==> exp/yarrow <==
==> flow/design.v (excerpt) <==
module auv_top #(
    parameter integer ADDR_WIDTH = 24,
    parameter integer ROM_SIZE = 16384,
    parameter [ADDR_WIDTH-1:0] RST_VECTOR = 'h0,
    localparam integer RomSizeWords = ROM_SIZE / 4,
    localparam integer RomWidth = $clog2(RomSizeWords)
) (
    input   logic                       clk, rst_n,
    output  logic   [RomWidth-1:0]      imem_adr,
    input   logic   [31:0]              imem_dat,
    output  logic   [ADDR_WIDTH-1:0]    wb_adr_o,
    input   logic   [15:0]              wb_dat_i,
    output  logic   [15:0]              wb_dat_o,
    output  logic   [ 1:0]              wb_sel_o,
    output  logic                       wb_we_o, wb_stb_o, wb_cyc_o,
    input   logic                       wb_ack_i, wb_stall_i
);
clock: 6.85 ns
lec_check: 0
cap_margin: 0
core_margin: 2
core_utilization: 72
cts_cluster_diameter: 100
cts_cluster_size: 75
max_routing_layer: met4
setup_slack_margin: -0.67
slew_margin: 20
run.sh (not shown) runs the stock make flow with config.mk's settings and CLKGATE_MAP_FILE=.
==> exp/harbor: changes against exp/yarrow <==
==> flow/config.mk (replaced) <==
export PLATFORM = sky130hd
export DESIGN_NAME = auv_top
export DESIGN_NICKNAME = auv_top
export VERILOG_FILES = /design/flow/design.v
export SDC_FILE = /design/flow/constraint.sdc
export NUM_CORES = 4
export LEC_CHECK = 0
export CAP_MARGIN = 25
export CELL_PAD_IN_SITES_DETAIL_PLACEMENT = 0
export CELL_PAD_IN_SITES_GLOBAL_PLACEMENT = 0
export CORE_ASPECT_RATIO = 0.74
export CORE_MARGIN = 4
export CORE_UTILIZATION = 40
export CTS_CLUSTER_DIAMETER = 371
export CTS_CLUSTER_SIZE = 42
export GPL_ROUTABILITY_DRIVEN = 0
export GPL_TIMING_DRIVEN = 0
export HOLD_SLACK_MARGIN = 0.13
export MIN_ROUTING_LAYER = met2
export PLACE_DENSITY_LB_ADDON = 0.0
export SLEW_MARGIN = 20
export TNS_END_PERCENT = 10
==> flow/constraint.sdc (replaced) <==
create_clock -name core_clock -period 8.48 [get_ports {clk}]
set_input_delay 1.6960 -clock core_clock [delete_from_list [all_inputs] [get_ports {clk}]]
set_output_delay 1.6960 -clock core_clock [all_outputs]
set_load 0.01 [all_outputs]
==> exp/garnet: changes against exp/yarrow <==
==> flow/config.mk (replaced) <==
export PLATFORM = sky130hd
export DESIGN_NAME = auv_top
export DESIGN_NICKNAME = auv_top
export VERILOG_FILES = /design/flow/design.v
export SDC_FILE = /design/flow/constraint.sdc
export NUM_CORES = 4
export LEC_CHECK = 0
export CAP_MARGIN = 20
export CELL_PAD_IN_SITES_DETAIL_PLACEMENT = 2
export CELL_PAD_IN_SITES_GLOBAL_PLACEMENT = 0
export CORE_ASPECT_RATIO = 1.03
export CORE_MARGIN = 2
export CORE_UTILIZATION = 23
export GPL_ROUTABILITY_DRIVEN = 1
export MIN_ROUTING_LAYER = met1
export PLACE_DENSITY = 0.37
export SLEW_MARGIN = 20
==> flow/constraint.sdc (replaced) <==
create_clock -name core_clock -period 15.9 [get_ports {clk}]
set_input_delay 3.1800 -clock core_clock [delete_from_list [all_inputs] [get_ports {clk}]]
set_output_delay 3.1800 -clock core_clock [all_outputs]
set_load 0.01 [all_outputs]
==> notes <==
exp/garnet went through all stages and came out clean. exp/harbor did not get past global routing (5_1_grt). exp/yarrow aborted during global routing (5_1_grt) on GRT-0116.
Synthesized area is the same in exp/yarrow and exp/garnet.
Synthesized cell count is the same in exp/yarrow and exp/garnet.
Die size, highest first: exp/garnet, exp/harbor, exp/yarrow.

---

==> inputs of juniper <==
auv_top again, from the RTL that the note above started with.
Design auv_top, start of the top module:
module auv_top #(
    parameter integer ADDR_WIDTH = 24,
    parameter integer ROM_SIZE = 16384,
    parameter [ADDR_WIDTH-1:0] RST_VECTOR = 'h0,
    localparam integer RomSizeWords = ROM_SIZE / 4,
    localparam integer RomWidth = $clog2(RomSizeWords)
) (
    input   logic                       clk, rst_n,
    output  logic   [RomWidth-1:0]      imem_adr,
    input   logic   [31:0]              imem_dat,
    output  logic   [ADDR_WIDTH-1:0]    wb_adr_o,
    input   logic   [15:0]              wb_dat_i,
    output  logic   [15:0]              wb_dat_o,
    output  logic   [ 1:0]              wb_sel_o,
    output  logic                       wb_we_o, wb_stb_o, wb_cyc_o,
    input   logic                       wb_ack_i, wb_stall_i
);
clock: 14.3 ns
lec_check: 0
cap_margin: 20
core_aspect_ratio: 0.91
core_margin: 3
core_utilization: 72
cts_cluster_size: 45
place_density_lb_addon: 0.22
setup_slack_margin: 4.11
slew_margin: 15
==> delta (differences from juniper) <==
Settings changed: CORE_ASPECT_RATIO 0.91 to unset, CORE_MARGIN 3 to 2, CORE_UTILIZATION 72 to 52, CTS_CLUSTER_SIZE 45 to unset, PLACE_DENSITY_LB_ADDON 0.22 to unset, SETUP_SLACK_MARGIN 4.11 to unset, SLEW_MARGIN 15 to 20.
==> flow/constraint.sdc (replaced) <==
create_clock -name core_clock -period 6.5 [get_ports {clk}]
set_input_delay 1.3000 -clock core_clock [delete_from_list [all_inputs] [get_ports {clk}]]
set_output_delay 1.3000 -clock core_clock [all_outputs]
set_load 0.01 [all_outputs]
==> impl_metrics.json <==
{
  "setup_viol": 19,
  "postCtsResizedCells": 189,
  "globalplace.congestion": 1.19,
  "use_met2_pct": 77.4,
  "outcome": "complete, but fails checks",
  "failed_checks": "negative setup slack",
  "setup_slack_ns": -0.391,
  "grt_use_met1_pct": 60.3,
  "rows": 111,
  "dieArea_mm2": 0.0943,
  "cts_buffers": 74
}
# the run above: delta

==> impl_metrics.json <==
{
  "outcome": "aborted with a tool error",
  "haltStage": "global routing",
  "error": "[ERROR GRT-0116] Global routing finished with congestion. Check the congestion regions in the DRC Viewer.",
  "use_met2_pct": 88.7,
  "grt_use_met1_pct": 76.5,
  "globalplace.congestion": 1.45,
  "cts_buffers": 70
}
# the run above: juniper


---

==> run a <==
auv_top again, from the RTL that the note above started with.
==> flow/config.mk <==
export PLATFORM = sky130hd
export DESIGN_NAME = auv_top
export DESIGN_NICKNAME = auv_top
export VERILOG_FILES = /design/flow/design.v
export SDC_FILE = /design/flow/constraint.sdc
export NUM_CORES = 4
export LEC_CHECK = 0
export CAP_MARGIN = 20
export CORE_MARGIN = 2
export CORE_UTILIZATION = 68
export SLEW_MARGIN = 20
==> flow/constraint.sdc <==
create_clock -name core_clock -period 10.1 [get_ports {clk}]
set_input_delay 2.0200 -clock core_clock [delete_from_list [all_inputs] [get_ports {clk}]]
set_output_delay 2.0200 -clock core_clock [all_outputs]
set_load 0.01 [all_outputs]
==> run b: changes against run a <==
CORE_UTILIZATION = 57   (was 68)
MAX_ROUTING_LAYER = met4   (was unset)
SETUP_SLACK_MARGIN = 1.65   (was unset)
TNS_END_PERCENT = 5   (was unset)
==> flow/constraint.sdc (replaced) <==
create_clock -name core_clock -period 6.5 [get_ports {clk}]
set_input_delay 1.3000 -clock core_clock [delete_from_list [all_inputs] [get_ports {clk}]]
set_output_delay 1.3000 -clock core_clock [all_outputs]
set_load 0.01 [all_outputs]
==> run summary <==
Status = stopped before the end
Last flow stage reached = 5_1_grt
Core Area = 0.0833 mm^2
CTS Buf Count = 70
Post-DP HPWL = 186 mm
Final GP Congestion = 1.20
Row count = 106
Place WS = -0.289 ns
CTS-repair resized insts = 470
Post-Place Cells = 6,196
Die y size = 294 um
Setup bufs post-CTS = 97
# H-tree levels = 3
FP Core Util = 57.4%
Chip width = 294 um
Die area = 0.0862 mm^2
Area fraction in mux cells = 8.12%
Source of the figures above: run b

==> run summary <==
CTS-repair resized insts = 0
Area fraction in mux cells = 8.12%
Final GP Congestion = 1.29
Error = [ERROR GRT-0116] Global routing finished with congestion. Check the congestion regions in the DRC Viewer.
FP Core Util = 68.5%
Status = stopped before the end
Setup bufs post-CTS = 0
Core Area = 0.0698 mm^2
Die area = 0.0724 mm^2
CTS Buf Count = 72
Last flow stage reached = 5_1_grt
Source of the figures above: run a

